==> flow/design.v (excerpt) <==
module color_match (
    input  wire       clk,
    input  wire       rst_n,
    input  wire [7:0] get_r,
    input  wire [7:0] get_g,
    input  wire [7:0] get_b,
    input  wire [7:0] set_r,
    input  wire [7:0] set_g,
    input  wire [7:0] set_b,
    input  wire [2:0] threshold_level,
    output wire [8:0] get_h,
    output wire [7:0] get_s,
    output wire [7:0] get_v,
    output wire [8:0] set_h,
    output wire [7:0] set_s,
    output wire [7:0] set_v,
    output wire [1:0] similar_flag
);
clock: 28.0 ns
lec_check: 0
cap_margin: 20
core_aspect_ratio: 1.21
core_margin: 2
core_utilization: 68
hold_slack_margin: -0.07
place_density: 0.6
setup_slack_margin: -2.0
slew_margin: 20
tns_end_percent: 65
run.sh (not shown) runs the stock make flow with config.mk's settings and CLKGATE_MAP_FILE=.
The starting point produced a layout that fails on negative setup slack.
Rerun with:
Settings changed: CORE_ASPECT_RATIO 1.21 to default, CORE_UTILIZATION 68 to 40, HOLD_SLACK_MARGIN -0.07 to default, SETUP_SLACK_MARGIN -2.0 to default, TNS_END_PERCENT 65 to default.
What happened: The new run completed without violations. Global-route usage falls by 14 points. Critical path depth falls by 1. Utilization falls by 28 points.
Rerun with:
Settings changed: ABC_AREA from default to 1, CORE_UTILIZATION 40 to 48, CTS_CLUSTER_DIAMETER from default to 49, CTS_CLUSTER_SIZE from default to 100, PLACE_DENSITY 0.6 to default.
=> The new run passed the timing, DRC and antenna checks; setup slack gets better by 1.4 ns; design area is lower by 8.5%; routed wire length is lower by 11%.


amber:
The RTL this note starts from:
==> flow/design.v <==
module  rgb_hsv(
	input                         clk,
	input                         rst,	
	input	     [7:0]            rgb_r,
	input	     [7:0]            rgb_g,
	input	     [7:0]            rgb_b,	
	output reg [8:0] 			  hsv_h, 
	output reg [7:0] 			  hsv_s, 
	output reg [7:0] 			  hsv_v  
);
reg [7:0] top; 
reg [13:0] top_60; 
reg [2:0] rgb_se;
reg [2:0] rgb_se_n; 
reg [7:0] max; 
reg [7:0] min; 
reg [7:0] max_min; 
reg [7:0] hsv_s_m;
reg [7:0] max_n;
reg [7:0] division; 
wire r_g, r_b, g_b;
assign r_g = (rgb_r > rgb_g)? 1'b1:1'b0; 
assign r_b = (rgb_r > rgb_b)? 1'b1:1'b0; 
assign g_b = (rgb_g > rgb_b)? 1'b1:1'b0; 
always @ (posedge clk or negedge rst)
begin
	if (!rst)
	begin
		max <= 8'd0;
		min <= 8'd0;
		top <= 8'd0;
		rgb_se <= 3'b010;
	end
	else 
	begin
	case ({r_g,r_b,g_b})
	3'b000:
			begin 
			max <= rgb_b;
			min <= rgb_r;
			top <= rgb_g - rgb_r; 
			rgb_se <= 3'b000;
			end
	3'b001:
			begin 
			max <= rgb_g;
			min <= rgb_r;
			top <= rgb_b - rgb_r; 
			rgb_se <= 3'b001;
			end
	3'b011:
			begin 
			max <= rgb_g;
			min <= rgb_b;
			top <= rgb_r - rgb_b; 
			rgb_se <= 3'b011;
			end
	3'b100:
			begin 
			max <= rgb_b;
			min <= rgb_g;
			top <= rgb_r - rgb_g; 
			rgb_se <= 3'b100;
			end
	3'b110:
			begin 
			max <= rgb_r;
			min <= rgb_g;
			top <= rgb_b - rgb_g; 
			rgb_se <= 3'b110;
			end
	3'b111:
			begin 
			max <= rgb_r;
			min <= rgb_b;
			top <= rgb_g - rgb_b; 
			rgb_se <= 3'b111;
			end
	default
			begin
			max <= 8'd0;
			min <= 8'd0;
			top <= 8'd0;
			rgb_se <= 3'b010;
			end
	endcase
end
end
always @ (posedge clk or negedge rst)
begin
	if (!rst)
		begin
		top_60 <= 14'd0;
		rgb_se_n <= 3'b010;
		max_min <= 8'd0;
		max_n <= 8'd0;
		end
	else
		begin
		top_60 <= {top,6'b000000} - {top,2'b00}; 
		rgb_se_n <= rgb_se;
		max_min <= max - min;
		max_n <= max;
		end
end
always @ (*)
begin
	division = (max_min > 8'd0) ? top_60 / max_min : 8'd240; 
end
always @ (posedge clk or negedge rst)
begin
	if (!rst)
		hsv_h <= 9'd0;
	else 
	begin
	case (rgb_se_n)
	3'b000:
			hsv_h <= 9'd240 - division; 
	3'b001:
			hsv_h <= 9'd120 + division; 
	3'b011:
			hsv_h <= 9'd120 - division; 
	3'b100:
			hsv_h <= 9'd240 + division; 
	3'b110:
			hsv_h <= 9'd360 - division; 
	3'b111:
			hsv_h <= division; 
	default
			hsv_h <= 9'd0;
	endcase
end
end
always @ (*)
begin
	hsv_s_m = (max_n > 8'd0)? ((max_min == max_n) ? 8'd255 : {max_min[7:0],8'b00000000} / max_n) : 8'd0;
end
always@(posedge clk or negedge rst)
begin
	if (!rst)
      hsv_s <= 8'd0;
	else
	hsv_s <= hsv_s_m;
end
always@(posedge clk or negedge rst)
begin
  if (!rst)
  hsv_v <= 8'd0;
  else
  hsv_v <= max_n;
 end
endmodule
module HSVComparator (
    input   clk,
    input wire [8:0] hsv_get_h, hsv_get_s, hsv_get_v,
    input wire [8:0] hsv_set_h, hsv_set_s, hsv_set_v,
    input wire [2:0] threshold_level,
    output reg [1:0] similar_flag  
);
parameter THRESHOLD1_H = 60, THRESHOLD1_S = 32, THRESHOLD1_V = 32;   
parameter THRESHOLD2_H = 15, THRESHOLD2_S = 8,  THRESHOLD2_V = 8;  
parameter THRESHOLD3_H = 10, THRESHOLD3_S = 5,  THRESHOLD3_V = 5;  
parameter THRESHOLD4_H = 5,  THRESHOLD4_S = 3,  THRESHOLD4_V = 3;   
reg [8:0] h_diff, s_diff, v_diff;
function [8:0] abs_diff;
    input [8:0] a, b;
    if (a > b) begin
        abs_diff = a - b;
    end else begin
        abs_diff = b - a;
    end
endfunction
always @(posedge clk) begin
    similar_flag <= 2'b0;  
    h_diff = abs_diff(hsv_get_h, hsv_set_h);
    s_diff = abs_diff(hsv_get_s, hsv_set_s);
    v_diff = abs_diff(hsv_get_v, hsv_set_v);
    if (h_diff > 180) begin
        h_diff = 360 - h_diff;
    end
    if ({hsv_set_h,hsv_set_s,hsv_set_v} == 24'b0)begin
        similar_flag <= 2'b10;
    end
    else begin
    case(threshold_level)
        3'b000: begin  
            if (h_diff <= THRESHOLD1_H && s_diff <= THRESHOLD1_S && v_diff <= THRESHOLD1_V) begin
                similar_flag <= 2'b01;  
            end
        end
        3'b001: begin  
            if (h_diff <= THRESHOLD2_H && s_diff <= THRESHOLD2_S && v_diff <= THRESHOLD2_V) begin
                similar_flag <= 2'b01;  
            end
        end
        3'b010: begin  
            if (h_diff <= THRESHOLD3_H && s_diff <= THRESHOLD3_S && v_diff <= THRESHOLD3_V) begin
                similar_flag <= 2'b01;  
            end
        end
        3'b111: begin  
            if (h_diff <= THRESHOLD4_H && s_diff <= THRESHOLD4_S && v_diff <= THRESHOLD4_V) begin
                similar_flag <= 2'b01;  
            end
        end
        default: ;  
    endcase 
    end
end
endmodule
module color_match (
    input  wire       clk,
    input  wire       rst_n,
    input  wire [7:0] get_r,
    input  wire [7:0] get_g,
    input  wire [7:0] get_b,
    input  wire [7:0] set_r,
    input  wire [7:0] set_g,
    input  wire [7:0] set_b,
    input  wire [2:0] threshold_level,
    output wire [8:0] get_h,
    output wire [7:0] get_s,
    output wire [7:0] get_v,
    output wire [8:0] set_h,
    output wire [7:0] set_s,
    output wire [7:0] set_v,
    output wire [1:0] similar_flag
);
    rgb_hsv rgb_hsv_get_inst (
        .clk   (clk),
        .rst   (rst_n),
        .rgb_r (get_r),
        .rgb_g (get_g),
        .rgb_b (get_b),
        .hsv_h (get_h),
        .hsv_s (get_s),
        .hsv_v (get_v)
    );
    rgb_hsv rgb_hsv_set_inst (
        .clk   (clk),
        .rst   (rst_n),
        .rgb_r (set_r),
        .rgb_g (set_g),
        .rgb_b (set_b),
        .hsv_h (set_h),
        .hsv_s (set_s),
        .hsv_v (set_v)
    );
    HSVComparator HSVComparator_inst (
        .clk             (clk),
        .hsv_get_h       (get_h),
        .hsv_get_s       ({1'b0, get_s}),
        .hsv_get_v       ({1'b0, get_v}),
        .hsv_set_h       (set_h),
        .hsv_set_s       ({1'b0, set_s}),
        .hsv_set_v       ({1'b0, set_v}),
        .threshold_level (threshold_level),
        .similar_flag    (similar_flag)
    );
endmodule
make LEC_CHECK=0 ABC_AREA=1 CAP_MARGIN=20 CORE_ASPECT_RATIO=0.53 CORE_MARGIN=9 CORE_UTILIZATION=39 CTS_CLUSTER_SIZE=47 MAX_ROUTING_LAYER=met5 PLACE_DENSITY=0.48 SETUP_SLACK_MARGIN=3.45 SLEW_MARGIN=5 TNS_END_PERCENT=10 finish   # period 19.4 ns
STATUS run=amber STAGES=ALL_DONE FINAL_CHECKS=FAILED CAUSE=setup timing
#### Input delta (yarrow over amber)
Settings: swapping 5 for 20 in SLEW_MARGIN; clearing PLACE_DENSITY, which used to be 0.48; swapping 9 for 2 in CORE_MARGIN; swapping 39 for 56 in CORE_UTILIZATION; clearing ABC_AREA, which used to be 1; swapping 3.45 for 4.43 in SETUP_SLACK_MARGIN; clearing MAX_ROUTING_LAYER, which used to be met5; clearing CTS_CLUSTER_SIZE, which used to be 47; clearing CORE_ASPECT_RATIO, which used to be 0.53; clearing TNS_END_PERCENT, which used to be 10; swapping 19.4 for 15.1 in the clock period (ns, I/O delays scaled along).
Results
- Status yarrow: flow complete, layout not clean - setup timing
- Compared with amber, in yarrow wire length has decreased; floorplan die area has decreased; final area has decreased; average instance area after synthesis has increased.
- In terms of sequential fraction of total cell area, yarrow and amber differ only marginally.
- yarrow vs. amber: total core area went down by 30%; wire length of the first global-routing pass went down by about 5.6%; cell depth of the worst flop-to-flop path went down by 31.
- Worst max-slew margin expressed relative to the limit deteriorates in yarrow relative to amber.
#### Input delta (ember over yarrow)
Settings: CORE_UTILIZATION now 65, was 56; SETUP_SLACK_MARGIN now 4.39, was 4.43; MAX_ROUTING_LAYER now met4, previously not set; the clock period (ns, I/O delays scaled along) now 29.6, was 15.1.
==> results <==
The layout from yarrow, despite a flow that completed every stage, fails the layout checks, with the failing checks listed as setup timing. The flow did not stop early for ember: all stages ran, and the layout cleared the timing, DRC and antenna checks. ember: non-clock buffer count in the final layout 1093 below yarrow. Re fraction of the cycle the final worst path needs: ember and yarrow aren't equal, and the lower value belongs to ember. ember ends up with a core utilization that is 2.0 points lower than in yarrow.
What violet does differently from ember at the input level:
Settings: swapping 65 for 56 in CORE_UTILIZATION; clearing MAX_ROUTING_LAYER, which used to be met4; swapping 29.6 for 15.1 in the clock period (ns, I/O delays scaled along).
Results
[flow] violet | stages: complete | final checks: fail | reason: setup timing
For total number of multi-input combinational cells, ember and violet come out practically identical.
Summary of violet over ember: final net count went up; post-route clock period utilization went up; standard cell core area went up.
